// stopwatch
module stopwatch(clk, rst, btnS, btnR, sw, an, seg);
input clk;
input rst;
input btnS, btnR;
input [7:0] sw;
output reg [3:0] an;
output reg [7:0] seg;
reg [3:0] seg_value;
wire [3:0] seg3, seg2, seg1, seg0;
reg adj_sec;
reg adj;
reg digits_on;
wire one_hz_clk;
wire two_hz_clk;
wire segment_clk;
wire blink_clk;
wire debounce_clk;
wire one_hz_rise;
wire two_hz_rise;
wire segment_rise;
wire blink_rise;
wire debounce_rise;
reg [31:0] sec_counter;
reg [1:0] seg_index;
clock #(.start_time(0), .end_time(200)) my_one_hz_clk(.in(clk), .rst(rst), .out(one_hz_clk), .rise(one_hz_rise));
clock #(.start_time(0), .end_time(100)) my_two_hz_clk(.in(clk), .rst(rst), .out(two_hz_clk), .rise(two_hz_rise));
clock #(.start_time(0), .end_time(4)) my_segment_clk(.in(clk), .rst(rst), .out(segment_clk), .rise(segment_rise));
clock #(.start_time(0), .end_time(20)) my_blink_clk(.in(clk), .rst(rst), .out(blink_clk), .rise(blink_rise));
clock #(.start_time(0), .end_time(10)) my_debounce_clk(.in(clk), .rst(rst), .out(debounce_clk), .rise(debounce_rise));
wire [1:0] next_index = seg_index + 2'd1;
assign seg0 = (sec_counter % 60)  % 10;
assign seg1 = (sec_counter % 60)  / 10;
assign seg2 = (sec_counter / 60)  % 10;
assign seg3 = (sec_counter / 600) % 10;
always @(*) begin
    case (next_index)
        0: seg_value = (digits_on || ~sw[1]) ? seg0 : 10;
        1: seg_value = (digits_on || ~sw[1]) ? seg1 : 10;
        2: seg_value = (digits_on ||  sw[1]) ? seg2 : 10;
        default: seg_value = (digits_on ||  sw[1]) ? seg3 : 10;
    endcase
end
  ...
export LEC_CHECK = 0
export ABC_AREA = 1
export CAP_MARGIN = 20
export CORE_ASPECT_RATIO = 0.5
export CORE_MARGIN = 2
export CORE_UTILIZATION = 72
export CTS_CLUSTER_DIAMETER = 345
export CTS_CLUSTER_SIZE = 96
export PLACE_DENSITY_LB_ADDON = 0.03
export SETUP_SLACK_MARGIN = 3.38
export SLEW_MARGIN = 20
export TNS_END_PERCENT = 5
create_clock -name core_clock -period 11.7 [get_ports {clk}]
run.sh (not shown) runs the stock make flow with config.mk's settings and CLKGATE_MAP_FILE=.
The starting point died in clock tree synthesis (4_1_cts) with DPL-0038.
Change:
Settings changed: ABC_AREA 1 to default, CORE_UTILIZATION 72 to 66, CTS_CLUSTER_DIAMETER 345 to default, CTS_CLUSTER_SIZE 96 to default, MAX_ROUTING_LAYER from default to met4, PLACE_DENSITY_LB_ADDON 0.03 to default, SETUP_SLACK_MARGIN 3.38 to default, TNS_END_PERCENT 5 to default.
Clock period 11.7 ns to 19.1 ns, I/O delays scaled along.
=> Now the flow stopped in global routing (5_1_grt); synthesized area rose by 13%; die area goes up by 23%; synthesized cell count is higher by 1.4%.
Change:
Settings changed: ABC_AREA from default to 1, CAP_MARGIN 20 to 15, CELL_PAD_IN_SITES_DETAIL_PLACEMENT from default to 0, CORE_ASPECT_RATIO 0.5 to default, CORE_UTILIZATION 66 to 72, CTS_CLUSTER_DIAMETER from default to 276, CTS_CLUSTER_SIZE from default to 14, GPL_TIMING_DRIVEN from default to 1, MAX_ROUTING_LAYER met4 to default, PLACE_DENSITY_LB_ADDON from default to 0.08, SETUP_SLACK_MARGIN from default to -0.33, TNS_END_PERCENT from default to 85.
What happened: This time the run finished with setup timing left; synthesized cell count fell by about 1.4%; synthesized area came out lower by about 12%; die size decreases by about 20%.
Change:
Settings changed: ABC_AREA 1 to default, CAP_MARGIN 15 to 20, CELL_PAD_IN_SITES_DETAIL_PLACEMENT 0 to default, CORE_UTILIZATION 72 to 40, CTS_CLUSTER_DIAMETER 276 to default, CTS_CLUSTER_SIZE 14 to default, GPL_TIMING_DRIVEN 1 to default, PLACE_DENSITY_LB_ADDON 0.08 to default, SETUP_SLACK_MARGIN -0.33 to default, TNS_END_PERCENT 85 to default.
Clock period 19.1 ns to 27.9 ns, I/O delays scaled along.
This time the run finished clean; critical path depth drops by 76; synthesized area climbs by 13%; worst setup slack improves by 3600 ps; final area climbs by 4.5%.
Change:
Clock period 27.9 ns to 30.0 ns, I/O delays scaled along.
After rerunning:
- cell count barely changes
- synthesized cell count is unchanged
- setup slack gets better by 270 ps
Change:
Settings changed: CORE_UTILIZATION 40 to 70, CTS_CLUSTER_SIZE from default to 47, SETUP_SLACK_MARGIN from default to 4.31.
Clock period 30.0 ns to 16.2 ns, I/O delays scaled along.
Outcome: The changed run stopped in clock tree synthesis (4_1_cts) on DPL-0038. Synthesized cell count does not change. Die size shrinks by about 40%. Synthesized area is unchanged.

stopwatch again, from the RTL that the note above started with.
Settings: LEC_CHECK=0, CAP_MARGIN=0, CORE_MARGIN=2, CORE_UTILIZATION=70, CTS_CLUSTER_DIAMETER=357, CTS_CLUSTER_SIZE=47, SETUP_SLACK_MARGIN=-1.5, SLEW_MARGIN=20; clock period 16.2 ns.
The baseline failed in 4_1_cts, error DPL-0038.
Then changed:
CAP_MARGIN = 20   (was 0)
CORE_UTILIZATION = 66   (was 70)
CTS_CLUSTER_DIAMETER = 373   (was 357)
CTS_CLUSTER_SIZE = 54   (was 47)
SETUP_SLACK_MARGIN = default   (was -1.5)
clock period = 19.0 ns   (was 16.2 ns; I/O delays follow)
=>
- Now the flow did not get past 5_1_grt on GRT-0232
- die area rose by 5.9%
- synthesized cell count is unchanged
- area after synthesis is unchanged
Then changed:
CORE_ASPECT_RATIO = 0.5   (was default)
CORE_MARGIN = 8   (was 2)
CORE_UTILIZATION = 61   (was 66)
CTS_CLUSTER_DIAMETER = default   (was 373)
CTS_CLUSTER_SIZE = default   (was 54)
clock period = 30.0 ns   (was 19.0 ns; I/O delays follow)
=> The new run passed the timing, DRC and antenna checks. Die area went up by about a fifth. Synthesized area is unchanged. Synthesized cell count does not change.
Then changed:
CORE_ASPECT_RATIO = default   (was 0.5)
CORE_MARGIN = 2   (was 8)
CORE_UTILIZATION = 31   (was 61)
clock period = 27.9 ns   (was 30.0 ns; I/O delays follow)
Result: Flip-flop count stays the same; die size came out higher by 74%; routed wire length increases by 2.2%; clock skew went down by 0.017 ns; area after synthesis is unchanged; count of clock-buffer cells in the layout came out higher by 7; worst hold slack is about the same.
Then changed:
CORE_UTILIZATION = 66   (was 31)
MAX_ROUTING_LAYER = met4   (was default)
TNS_END_PERCENT = 5   (was default)
clock period = 19.0 ns   (was 27.9 ns; I/O delays follow)
With this change the flow died in 5_1_grt with GRT-0232.
Die area falls by about 50%.
Synthesized area is unchanged.
Synthesized cell count stays the same.
